Design comparator_latch, start of the top module:
module comparator_latch #
(
  parameter n_to_response_time = -1038,
  parameter p_to_response_time = -1020,
  parameter const_response_time = 1285,
  parameter n_to_tau = -1248,
  parameter p_to_tau = 1037,
  parameter const_tau = 1042,
  parameter n_to_response_time_lh = -1752,
  parameter p_to_response_time_lh = -1006,
  parameter const_response_time_lh = 1185,
  parameter n_to_tau_lh = 1131,
  parameter p_to_tau_lh = -1115,
  parameter const_tau_lh = 1529
)
(
  input clk,
  input reset,
  input sys_clk,
  input [15-1:0] n,
  input [15-1:0] p,
  output [35-1:0] out
);
  reg [17-1:0] state_cycle_counter;
  reg [1-1:0] prev_sys_clk;
  reg [35-1:0] o;
  wire [32-1:0] wait_time;
  wire [51-1:0] tau;
  wire [36-1:0] dvdt;
  wire [32-1:0] wait_time_lh;
  wire [59-1:0] tau_lh;
  wire [37-1:0] dodt;
  reg [32-1:0] fsm;
  localparam fsm_init = 0;
  wire [35-1:0] padr_0;
  wire [23-1:0] padr_bits_1;
  assign padr_bits_1 = 0;
  wire [29-1:0] truncR_2;
  wire [29-1:0] padl_3;
  wire [28-1:0] padl_bits_4;
  wire [1-1:0] toSInt_5;
  assign toSInt_5 = 0;
  wire [28-1:0] toSInt_imm_6;
  wire [27-1:0] const_7;
  assign const_7 = 27'd55364812;
  assign toSInt_imm_6 = { toSInt_5, const_7 };
  assign padl_bits_4 = toSInt_imm_6;
  assign padl_3 = { { 1{ padl_bits_4[27] } }, padl_bits_4 };
  assign truncR_2 = padl_3;
  wire [12-1:0] truncR_shift_8;
  assign truncR_shift_8 = truncR_2 >>> 17;
  wire [12-1:0] truncR_imm_9;
  assign truncR_imm_9 = (truncR_2[28])? truncR_shift_8[11:0] : truncR_2[28:17];
  ...
For scale: ~5,700 cells after synthesis.
make LEC_CHECK=0 CAP_MARGIN=0 CORE_MARGIN=2 CORE_UTILIZATION=72 CTS_CLUSTER_DIAMETER=370 CTS_CLUSTER_SIZE=64 PLACE_DENSITY=0.36 SETUP_SLACK_MARGIN=3.72 SLEW_MARGIN=20 finish   # period 13.9 ns
run.sh (not shown) runs the stock make flow with config.mk's settings and CLKGATE_MAP_FILE=.
The first run finished but fails on negative setup slack.
Next try:
--- a/flow/config.mk
+++ b/flow/config.mk
@@ -7,9 +7,7 @@
 export LEC_CHECK = 0
-export CAP_MARGIN = 0
+export CAP_MARGIN = 20
 export CORE_MARGIN = 2
 export CORE_UTILIZATION = 72
-export CTS_CLUSTER_DIAMETER = 370
-export CTS_CLUSTER_SIZE = 64
-export PLACE_DENSITY = 0.36
-export SETUP_SLACK_MARGIN = 3.72
+export CTS_CLUSTER_SIZE = 37
+export PLACE_DENSITY = 0.64
 export SLEW_MARGIN = 20
==> flow/constraint.sdc (replaced) <==
create_clock -name core_clock -period 14.6 [get_ports {clk}]
set_input_delay 2.9200 -clock core_clock [delete_from_list [all_inputs] [get_ports {clk}]]
set_output_delay 2.9200 -clock core_clock [all_outputs]
set_load 0.01 [all_outputs]
The changed run finished with negative setup slack left.
Setup slack is better by 680 ps.
Routed wire length went down by a few percent.
Synthesized cell count does not change.
Via count falls by a few percent.
Core utilization went down by 0.50 points.
Cell area is lower slightly.
Global-route usage is lower by 0.67 points.
Non-clock buffer count went down by 26.
Worst hold slack got worse by 27 ps.
Next try:
--- a/flow/config.mk
+++ b/flow/config.mk
@@ -9,5 +9,6 @@
 export CORE_MARGIN = 2
-export CORE_UTILIZATION = 72
-export CTS_CLUSTER_SIZE = 37
-export PLACE_DENSITY = 0.64
+export CORE_UTILIZATION = 71
+export CTS_CLUSTER_DIAMETER = 272
+export CTS_CLUSTER_SIZE = 96
+export PLACE_DENSITY = 0.38
 export SLEW_MARGIN = 20
==> flow/constraint.sdc (replaced) <==
create_clock -name core_clock -period 16.9 [get_ports {clk}]
set_input_delay 3.3800 -clock core_clock [delete_from_list [all_inputs] [get_ports {clk}]]
set_output_delay 3.3800 -clock core_clock [all_outputs]
set_load 0.01 [all_outputs]
Effect: The new run reached the layout checks and failed them: negative setup slack; core utilization went down by 0.96 points; register-to-register slack improved by 2500 ps; via count grows by 1.3%.
Next try:
--- a/flow/config.mk
+++ b/flow/config.mk
@@ -7,2 +7,3 @@
 export LEC_CHECK = 0
+export ABC_AREA = 1
 export CAP_MARGIN = 20
@@ -12,3 +13,3 @@
 export CTS_CLUSTER_SIZE = 96
-export PLACE_DENSITY = 0.38
+export PLACE_DENSITY = 0.86
 export SLEW_MARGIN = 20
==> flow/constraint.sdc (replaced) <==
create_clock -name core_clock -period 13.3 [get_ports {clk}]
set_input_delay 2.6600 -clock core_clock [delete_from_list [all_inputs] [get_ports {clk}]]
set_output_delay 2.6600 -clock core_clock [all_outputs]
set_load 0.01 [all_outputs]
The changed run aborted during global routing with GRT-0116.
Die area rises by 5.7%.
Area after synthesis went up by 5.8%.
Synthesized cell count goes up by 19%.
Next try:
--- a/flow/config.mk
+++ b/flow/config.mk
@@ -7,9 +7,5 @@
 export LEC_CHECK = 0
-export ABC_AREA = 1
 export CAP_MARGIN = 20
 export CORE_MARGIN = 2
-export CORE_UTILIZATION = 71
-export CTS_CLUSTER_DIAMETER = 272
-export CTS_CLUSTER_SIZE = 96
-export PLACE_DENSITY = 0.86
+export CORE_UTILIZATION = 17
 export SLEW_MARGIN = 20
==> flow/constraint.sdc (replaced) <==
create_clock -name core_clock -period 24.8 [get_ports {clk}]
set_input_delay 4.9600 -clock core_clock [delete_from_list [all_inputs] [get_ports {clk}]]
set_output_delay 4.9600 -clock core_clock [all_outputs]
set_load 0.01 [all_outputs]
The changed run completed with no timing, DRC or antenna violations.
Area after synthesis is lower by about 5.5%.
Die size rose to 3.9 times its value.
Synthesized cell count decreases by about 16%.
Next try:
--- a/flow/config.mk
+++ b/flow/config.mk
@@ -9,3 +9,3 @@
 export CORE_MARGIN = 2
-export CORE_UTILIZATION = 17
+export CORE_UTILIZATION = 40
 export SLEW_MARGIN = 20
==> flow/constraint.sdc (replaced) <==
create_clock -name core_clock -period 26.0 [get_ports {clk}]
set_input_delay 5.2000 -clock core_clock [delete_from_list [all_inputs] [get_ports {clk}]]
set_output_delay 5.2000 -clock core_clock [all_outputs]
set_load 0.01 [all_outputs]
Result: First-iteration DRC count is higher by 23%; routed wire length is lower by 2.0%; count of clock-buffer cells in the layout is unchanged; final area is lower by 5.3%; area after synthesis stays the same; setup slack improves by 410 ps.
